// enduro_video
module enduro_video(iRST_n,
                    iVGA_CLK,
                    show_cars,
                    car_user_x,
                    car2_x,
                    car2_y,
                    car3_x,
                    car3_y,
                    oBLANK_n,
                    oHS,
                    oVS,
                    b_data,
                    g_data,
                    r_data);
Settings: LEC_CHECK=0, CAP_MARGIN=20, CORE_MARGIN=2, CORE_UTILIZATION=40, CTS_CLUSTER_DIAMETER=289, GPL_TIMING_DRIVEN=0, HOLD_SLACK_MARGIN=0.14, MAX_ROUTING_LAYER=met4, MIN_ROUTING_LAYER=met2, SLEW_MARGIN=0; clock period 15.0 ns.
run.sh (not shown) runs the stock make flow with config.mk's settings and CLKGATE_MAP_FILE=.
Then changed:
CTS_CLUSTER_DIAMETER = 397   (was 289)
CTS_CLUSTER_SIZE = 100   (was default)
GPL_TIMING_DRIVEN = default   (was 0)
HOLD_SLACK_MARGIN = default   (was 0.14)
MAX_ROUTING_LAYER = default   (was met4)
MIN_ROUTING_LAYER = default   (was met2)
SETUP_SLACK_MARGIN = 4.46   (was default)
SLEW_MARGIN = 20   (was 0)
After rerunning: The changed run completed with no timing, DRC or antenna violations. Power shrinks by a few percent. Final area shrinks by a few percent. Clock power shrinks by a few percent.
Then changed:
ABC_AREA = 0   (was default)
CORE_UTILIZATION = 58   (was 40)
CTS_CLUSTER_DIAMETER = 285   (was 397)
HOLD_SLACK_MARGIN = 0.23   (was default)
PLACE_DENSITY = 0.83   (was default)
SETUP_SLACK_MARGIN = default   (was 4.46)
TNS_END_PERCENT = 15   (was default)
The new run finished with timing, DRC and antenna clean.
Global-route usage rises by 8.4 points.
Power increases by 1.4%.
Die size drops by 31%.
Then changed:
ABC_AREA = default   (was 0)
CORE_UTILIZATION = 40   (was 58)
CTS_CLUSTER_DIAMETER = 289   (was 285)
CTS_CLUSTER_SIZE = default   (was 100)
HOLD_SLACK_MARGIN = 0.14   (was 0.23)
PLACE_DENSITY = default   (was 0.83)
SLEW_MARGIN = 0   (was 20)
TNS_END_PERCENT = default   (was 15)
Synthesized area is unchanged.
Synthesized cell count stays the same.
Final cell count goes up by 6.7%.
Power goes down by about 1.3%.
Worst hold slack hardly moves.
Maximum frequency goes down by 0.38%.
Setup slack is worse by 0.032 ns.
Wire length goes up by 7.6%.
Design area goes up by 1.4%.
Core utilization goes down by 19 points.
Then changed:
CORE_MARGIN = 7   (was 2)
CTS_CLUSTER_SIZE = 25   (was default)
GPL_TIMING_DRIVEN = 0   (was default)
MAX_ROUTING_LAYER = met5   (was default)
MIN_ROUTING_LAYER = met2   (was default)
After rerunning: Critical path depth increases by 2; via count increases by well over a third; wire length increases by about a fifth; area after synthesis stays the same.

---

enduro_video again, from the RTL that the note above started with.
clock: 8.21 ns
lec_check: 0
abc_area: 1
cap_margin: 20
core_aspect_ratio: 0.5
core_margin: 2
core_utilization: 72
cts_cluster_diameter: 400
cts_cluster_size: 99
place_density: 0.42
slew_margin: 20
tns_end_percent: 5
The first run completed with no timing, DRC or antenna violations.
Then changed:
==> flow/config.mk (replaced) <==
export PLATFORM = sky130hd
export DESIGN_NAME = enduro_video
export DESIGN_NICKNAME = enduro_video
export VERILOG_FILES = /design/flow/design.v
export SDC_FILE = /design/flow/constraint.sdc
export NUM_CORES = 4
export LEC_CHECK = 0
export CAP_MARGIN = 20
export CORE_MARGIN = 2
export CORE_UTILIZATION = 49
export SLEW_MARGIN = 20
==> flow/constraint.sdc (replaced) <==
create_clock -name core_clock -period 8.67 [get_ports {iVGA_CLK}]
set_input_delay 1.7340 -clock core_clock [delete_from_list [all_inputs] [get_ports {iVGA_CLK}]]
set_output_delay 1.7340 -clock core_clock [all_outputs]
set_load 0.01 [all_outputs]
The changed run passed the timing, DRC and antenna checks.
Area after synthesis went up by 6.4%.
Sequential share of layout area went down by 0.31 points.
Sequential power went down by about 5%.
Core utilization went down by 24 points.
Cell count went down by 1.8%.
Design area went up by 6.8%.
Register-to-register slack improves by 0.19 ns.
Then changed:
--- a/flow/config.mk
+++ b/flow/config.mk
@@ -10 +10,4 @@
-export CORE_UTILIZATION = 49
+export CORE_UTILIZATION = 72
+export CTS_CLUSTER_SIZE = 23
+export HOLD_SLACK_MARGIN = -0.08
+export PLACE_DENSITY_LB_ADDON = 0.24
==> flow/constraint.sdc (replaced) <==
create_clock -name core_clock -period 5.9 [get_ports {iVGA_CLK}]
set_input_delay 1.1800 -clock core_clock [delete_from_list [all_inputs] [get_ports {iVGA_CLK}]]
set_output_delay 1.1800 -clock core_clock [all_outputs]
set_load 0.01 [all_outputs]
Outcome: The new run completed and failed the layout checks on setup timing. Setup slack is worse by 1.6 ns. Clock skew climbs by 0.0056 ns. Total power rose by 61%. Via count goes up by about 16%. Area after synthesis is unchanged. Non-clock buffer count came out higher by 381. First-iteration DRC count went up by 83%.
Then changed:
--- a/flow/config.mk
+++ b/flow/config.mk
@@ -11,3 +11,2 @@
-export CTS_CLUSTER_SIZE = 23
-export HOLD_SLACK_MARGIN = -0.08
-export PLACE_DENSITY_LB_ADDON = 0.24
+export CTS_CLUSTER_DIAMETER = 273
+export CTS_CLUSTER_SIZE = 98
==> flow/constraint.sdc (replaced) <==
create_clock -name core_clock -period 15.0 [get_ports {iVGA_CLK}]
set_input_delay 3.0000 -clock core_clock [delete_from_list [all_inputs] [get_ports {iVGA_CLK}]]
set_output_delay 3.0000 -clock core_clock [all_outputs]
set_load 0.01 [all_outputs]
Result:
- With this change the flow ran to the end with no violations
- synthesized cell count is unchanged
- hold slack gets better by 0.013 ns
- non-clock buffer count drops by 409
- first-iteration DRC count drops by 25%
- cell area drops by 13%

---

## job 101
enduro_video again, from the RTL that the note above started with.
==> flow/design.v (excerpt) <==
module enduro_video(iRST_n,
                    iVGA_CLK,
                    show_cars,
                    car_user_x,
                    car2_x,
                    car2_y,
                    car3_x,
                    car3_y,
                    oBLANK_n,
                    oHS,
                    oVS,
                    b_data,
                    g_data,
                    r_data);
make LEC_CHECK=0 CAP_MARGIN=35 CELL_PAD_IN_SITES_DETAIL_PLACEMENT=2 CELL_PAD_IN_SITES_GLOBAL_PLACEMENT=2 CORE_MARGIN=2 CORE_UTILIZATION=49 CTS_CLUSTER_DIAMETER=220 CTS_CLUSTER_SIZE=70 GPL_ROUTABILITY_DRIVEN=1 GPL_TIMING_DRIVEN=0 HOLD_SLACK_MARGIN=-0.04 MIN_ROUTING_LAYER=met2 PLACE_DENSITY_LB_ADDON=0.17 SETUP_SLACK_MARGIN=0.11 SLEW_MARGIN=20 TNS_END_PERCENT=75 finish   # period 6.33 ns
Status: job 101 FAILED at detailed placement (tool error)
Here is what was changed in the inputs of job 102 compared with job 101.
- TNS_END_PERCENT: 75 -> unset
- GPL_TIMING_DRIVEN: 0 -> unset
- CAP_MARGIN: 35 -> 20
- CELL_PAD_IN_SITES_DETAIL_PLACEMENT: 2 -> unset
- CELL_PAD_IN_SITES_GLOBAL_PLACEMENT: 2 -> unset
- SETUP_SLACK_MARGIN: 0.11 -> unset
- HOLD_SLACK_MARGIN: -0.04 -> unset
- GPL_ROUTABILITY_DRIVEN: 1 -> unset
- CTS_CLUSTER_DIAMETER: 220 -> unset
- CORE_UTILIZATION: 49 -> 66
- PLACE_DENSITY_LB_ADDON: 0.17 -> unset
- MIN_ROUTING_LAYER: met2 -> unset
- CTS_CLUSTER_SIZE: 70 -> unset
- the clock period (ns, I/O delays scaled along): 6.33 -> 9.88
Results
Job 102 has completed all stages; timing, DRC and antenna checks passed. Die height (job 101 / job 102): 1.16. Comparing job 102 against job 101, there is no change at all in chip area from the yosys synthesis statistics. Count of standard-cell rows: job 102 < job 101. Measured against job 101, the placeable core region of job 102 comes out at 0.75 times the reference value. Of job 102 and job 101, it is job 102 that has the lower overall die width. Re number of cells in the yosys synthesis report: no difference whatsoever between job 101 and job 102. Reported for job 102 and job 101, number of distinct library cells after synthesis turned out identical to the last digit.

---

enduro_video again, from the RTL that the note above started with.
==> flow/design.v (excerpt) <==
module enduro_video(iRST_n,
                    iVGA_CLK,
                    show_cars,
                    car_user_x,
                    car2_x,
                    car2_y,
                    car3_x,
                    car3_y,
                    oBLANK_n,
                    oHS,
                    oVS,
                    b_data,
                    g_data,
                    r_data);
clock: 15.0 ns
lec_check: 0
abc_area: 1
cap_margin: 0
cell_pad_in_sites_global_placement: 3
core_aspect_ratio: 1.88
core_margin: 2
core_utilization: 40
cts_cluster_diameter: 350
cts_cluster_size: 44
gpl_routability_driven: 1
gpl_timing_driven: 1
min_routing_layer: met2
place_density_lb_addon: 0.06
setup_slack_margin: -0.97
slew_margin: 20
The first run finished clean.
==> next run, changes <==
==> flow/config.mk (replaced) <==
export PLATFORM = sky130hd
export DESIGN_NAME = enduro_video
export DESIGN_NICKNAME = enduro_video
export VERILOG_FILES = /design/flow/design.v
export SDC_FILE = /design/flow/constraint.sdc
export NUM_CORES = 4
export LEC_CHECK = 0
export ABC_AREA = 1
export CAP_MARGIN = 20
export CORE_MARGIN = 2
export CORE_UTILIZATION = 38
export CTS_CLUSTER_DIAMETER = 285
export CTS_CLUSTER_SIZE = 100
export HOLD_SLACK_MARGIN = 0.23
export PLACE_DENSITY = 0.83
export SLEW_MARGIN = 20
After rerunning: Combinational power went down by 8.4%. Sequential share of layout area barely changes. Global-route usage went down by 25 points. Non-clock buffer count went down by 10. Sequential power hardly moves. Final area stays flat. Worst hold slack improves by 19 ps. Total power went down by 5.5%.
==> next run, changes <==
--- a/flow/config.mk
+++ b/flow/config.mk
@@ -8,2 +8 @@
-export ABC_AREA = 1
-export CAP_MARGIN = 20
+export CAP_MARGIN = 0
@@ -11,3 +10 @@
-export CORE_UTILIZATION = 38
-export CTS_CLUSTER_DIAMETER = 285
-export CTS_CLUSTER_SIZE = 100
+export CORE_UTILIZATION = 40
@@ -15 +11,0 @@
-export PLACE_DENSITY = 0.83
- wire length rises by 8.3%
- final area rises by 5.4%
- fmax rises by about 28%
- cell count falls by about 7%
- hold slack degrades by 22 ps
- first-iteration DRC count falls by 35%
- via count falls by 3.1%
==> next run, changes <==
--- a/flow/config.mk
+++ b/flow/config.mk
@@ -8 +8 @@
-export CAP_MARGIN = 0
+export CAP_MARGIN = 20
@@ -11 +11,2 @@
-export HOLD_SLACK_MARGIN = 0.23
+export CTS_CLUSTER_DIAMETER = 399
+export CTS_CLUSTER_SIZE = 100
@@ -12,0 +14 @@
+export TNS_END_PERCENT = 15
Effect: Worst hold slack does not change; critical path depth does not change; final cell count is unchanged; register-to-register slack is about the same; flip-flop count does not change; synthesized cell count is unchanged; die area does not change; routed wire length does not change.

---

P:
enduro_video again, from the RTL that the note above started with.
export LEC_CHECK = 0
export CAP_MARGIN = 5
export CORE_MARGIN = 2
export CORE_UTILIZATION = 72
export CTS_CLUSTER_DIAMETER = 26
export CTS_CLUSTER_SIZE = 41
export HOLD_SLACK_MARGIN = -0.04
export MAX_ROUTING_LAYER = met4
export SETUP_SLACK_MARGIN = 0.82
export SLEW_MARGIN = 35
create_clock -name core_clock -period 6.32 [get_ports {iVGA_CLK}]
No crash in P: every stage finished, but the layout fails its final checks due to setup timing.
Inputs modified between P and Q:
# P
export LEC_CHECK = 0
export CAP_MARGIN = 5
export CORE_MARGIN = 2
export CORE_UTILIZATION = 72
export CTS_CLUSTER_DIAMETER = 26
export CTS_CLUSTER_SIZE = 41
export HOLD_SLACK_MARGIN = -0.04
export MAX_ROUTING_LAYER = met4
export SETUP_SLACK_MARGIN = 0.82
export SLEW_MARGIN = 35
create_clock -name core_clock -period 6.32 [get_ports {iVGA_CLK}]
# Q
export LEC_CHECK = 0
export CAP_MARGIN = 20
export CORE_MARGIN = 2
export CORE_UTILIZATION = 40
export SLEW_MARGIN = 20
create_clock -name core_clock -period 15.0 [get_ports {iVGA_CLK}]
==> results <==
Summary: with P as the reference, power in Q moved down by more than half. The logic depth of the worst setup path including buffers of Q is lower than that of P. When Q is measured against P, its detailed-router iteration count before antenna repair turns out 6 lower. Per the comparison of Q with P, sequential fraction of total cell area +0.44 points, via count shrank by 4610, remaining routing DRC violations held steady, final worst-path cycle share went down 50 points. Relative to P, via count of the first global-routing pass decreased by 17% in Q. NOTE overall die area P->Q increased by more than half. Of the two candidates, P has the worse routed wire length and Q the better one. Q completed end to end with timing, DRC and antenna clean. Relative to P, the design internal power measured on Q has decreased by more than half.

---

## job 8977
Starting RTL as in the previous note.
Design enduro_video, start of the top module:
module enduro_video(iRST_n,
                    iVGA_CLK,
                    show_cars,
                    car_user_x,
                    car2_x,
                    car2_y,
                    car3_x,
                    car3_y,
                    oBLANK_n,
                    oHS,
                    oVS,
                    b_data,
                    g_data,
                    r_data);
Settings: LEC_CHECK=0, CAP_MARGIN=20, CORE_MARGIN=2, CORE_UTILIZATION=72, CTS_CLUSTER_DIAMETER=396, CTS_CLUSTER_SIZE=99, PLACE_DENSITY=0.42, SETUP_SLACK_MARGIN=0.28, SLEW_MARGIN=20; clock period 7.18 ns.
Modified inputs, job 4311 compared to job 8977
- removing CTS_CLUSTER_SIZE (formerly 99)
- removing CTS_CLUSTER_DIAMETER (formerly 396)
- changing PLACE_DENSITY from 0.42 to 0.66
- changing SETUP_SLACK_MARGIN from 0.28 to 0.77
- changing CAP_MARGIN from 20 to 15
- changing the clock period (ns, I/O delays scaled along) from 7.18 to 6.15
## What came out
- Finished, but not clean: job 4311, with negative setup slack.
- Job 4311 -> job 8977: number of buffers on the longest clock path delta 0, exact match
- Diff job 8977 -> job 4311: met2 wirelength from detailed routing moved up, worst path arrival time moved up, worst setup slack went down, final-layout setup total negative slack has decreased.
- Job 8977 reports its source of the critical timing path as ADDR[16] while job 4311 reports ADDR[17].
Input changes introduced in job 4441 (baseline for comparison: job 4311):
- CORE_UTILIZATION now 40, was 72
- SETUP_SLACK_MARGIN no longer set, was 0.77
- PLACE_DENSITY no longer set, was 0.66
- CAP_MARGIN now 20, was 15
- the clock period (ns, I/O delays scaled along) now 8.67, was 6.15
Notes after the runs:
Job 4441 vs. job 4311: number of placed instances, taps included shows an increase of 2.7%, routed wire length fell by about 10%.
STATUS run=job 4311 STAGES=ALL_DONE FINAL_CHECKS=FAILED CAUSE=negative setup slack
Job 4441 | stages: all done | timing, DRC, antenna: all pass
In job 4441 the clock group share of total power turned out 0.7 points higher than in job 4311.
For job 4311, the critical-path cell with the highest stage delay was sky130_fd_sc_hd__dfrtp_2, unlike job 4441, where it was sky130_fd_sc_hd__dfrtp_1.
Global router's overall resource usage, job 4441 and job 4311: lower on job 4441
Job 4441 vs. job 4311: post-route worst setup slack went up by 1.42 ns.
Job 4441 and job 4311 ended up with nearly the same arithmetic-cell share of the synthesized area counting full adders, half adders and majority gates.
As far as final-report max-slew violation count goes, job 4311 and job 4441 are indistinguishable; the numbers are identical.
Power in the clock group improves in job 4441 relative to job 4311.
Of job 4441 and job 4311, the lower logic gate share of total power belongs to job 4441.
Job 4441 against job 4311: core utilization now sits lower; met1 usage now sits lower.
Inputs modified between job 4441 and job 6253:
- an added CTS_CLUSTER_SIZE of 100
- an added CTS_CLUSTER_DIAMETER of 398
- an added CELL_PAD_IN_SITES_GLOBAL_PLACEMENT of 3
- a change of the clock period (ns, I/O delays scaled along) from 8.67 to 15.0
- A timing startpoint of the critical path of ADDR[18] is what job 4441 shows, while car2_x[3] belongs to job 6253.
- Taking job 4441 as the reference point, the total power draw of job 6253 falls by 41%.
- Going from job 4441 to job 6253, the post-route worst hold slack was found to have gone up by 0.029 ns.
- Summary of the comparison: worst setup slack is higher in job 6253, relative to job 4441.
- Sort job 6253 and job 4441 by wire length desc -> top: job 6253

---

## v40
Starting RTL as in the previous note.
clock: 7.25 ns
lec_check: 0
abc_area: 1
cap_margin: 20
core_margin: 2
core_utilization: 72
cts_cluster_diameter: 103
cts_cluster_size: 37
hold_slack_margin: 0.3
place_density: 0.4
slew_margin: 20
v40: all stages complete, timing, DRC and antenna checks passed
Input changes introduced in v56 (baseline for comparison: v40):
- changing CTS_CLUSTER_SIZE from 37 to 40
- removing PLACE_DENSITY (formerly 0.4)
- changing CORE_UTILIZATION from 72 to 71
- setting PLACE_DENSITY_LB_ADDON to 0.06 for the first time
- changing CTS_CLUSTER_DIAMETER from 103 to 334
- changing the clock period (ns, I/O delays scaled along) from 7.25 to 9.22
==> comparison <==
Taking v40 as the reference point, the placement-stage worst setup slack of v56 rises by 940 ps. Sort v56 and v40 by count of cells along the worst register-to-register path, descending, and v40 comes first. Changes observed in v56 relative to v40: via-per-instance ratio shows no meaningful change, number of max-slew violations in the final report has remained practically unchanged, via count now smaller, first-iteration DRC count dropped about 4.3%. Est. power | v56 vs v40 | v56 lower. Relative to v40, total non-filler cell area in the finished layout has gone down in v56. Measured against each other, v56 and v40 differ in post-synthesis to final-layout area growth, the higher figure coming from v40. Re power in combinational cells: v40 was higher than v56.
Input-level comparison between v45 and v56:
- a deleted PLACE_DENSITY_LB_ADDON that had been 0.06
- a change of CTS_CLUSTER_SIZE from 40 to 99
- a deleted ABC_AREA that had been 1
- a deleted CTS_CLUSTER_DIAMETER that had been 334
- a deleted HOLD_SLACK_MARGIN that had been 0.3
- a change of CORE_UTILIZATION from 71 to 69
- a change of the clock period (ns, I/O delays scaled along) from 9.22 to 13.3
==> results <==
Fraction of registers with async set or reset after synthesis: v56 vs v45 identical. Count of plain and timing-repair buffers in v45 is 19 higher than in v56. Global-route usage: v45 lower than v56. Number of cells in the design after placement of v45 falls short of that of v56 by a little under 10%. v45 against v56: count of cell instances traversed by the critical path shrank by 55%; share of power burned in the clock network picked up an extra 1.5 points; first-iteration DRC count -3.7%; minimum period implied by the final worst setup slack decreased 120 ps.
Setup changes, v45 to v11
- PLACE_DENSITY_LB_ADDON now 0.06, previously not set
- CTS_CLUSTER_SIZE now 40, was 99
- ABC_AREA now 1, previously not set
- CORE_UTILIZATION now 71, was 69
- the clock period (ns, I/O delays scaled along) now 10.6, was 13.3
Notes after the runs:
v11 finished end to end and its layout was clean on timing, DRC and antenna.
v45 finished end to end and its layout was clean on timing, DRC and antenna.
[compare] base=v45 new=v11: wire length per cell now sits lower, multiplexer area fraction after synthesis has decreased, post-route cell area fell about 5%.
The worst reg-to-reg path cell count of v11 is higher than that of v45.
Looking at reg-to-reg setup timing slack across both flows, v11 is the weaker of the two, with v45 ahead.
Compared to v45, v11 shows a narrower setup margin.
Of the two values seen for worst setup path startpoint, ADDR[16]$_DFFE_PN0P_ was produced by v11 and ADDR[18]$_DFFE_PN0P_ by v45.
Comparing v45 and v11, post-synthesis instance area is lower on v11.
Going from v45 to v11, the growth of design area from synthesis to finish was found to have gone up by 0.78 points.
NOTE global-route wire length before repair v45->v11 decreased by a few percent
No activity file was given, so power comes from the tool's default toggle rates.
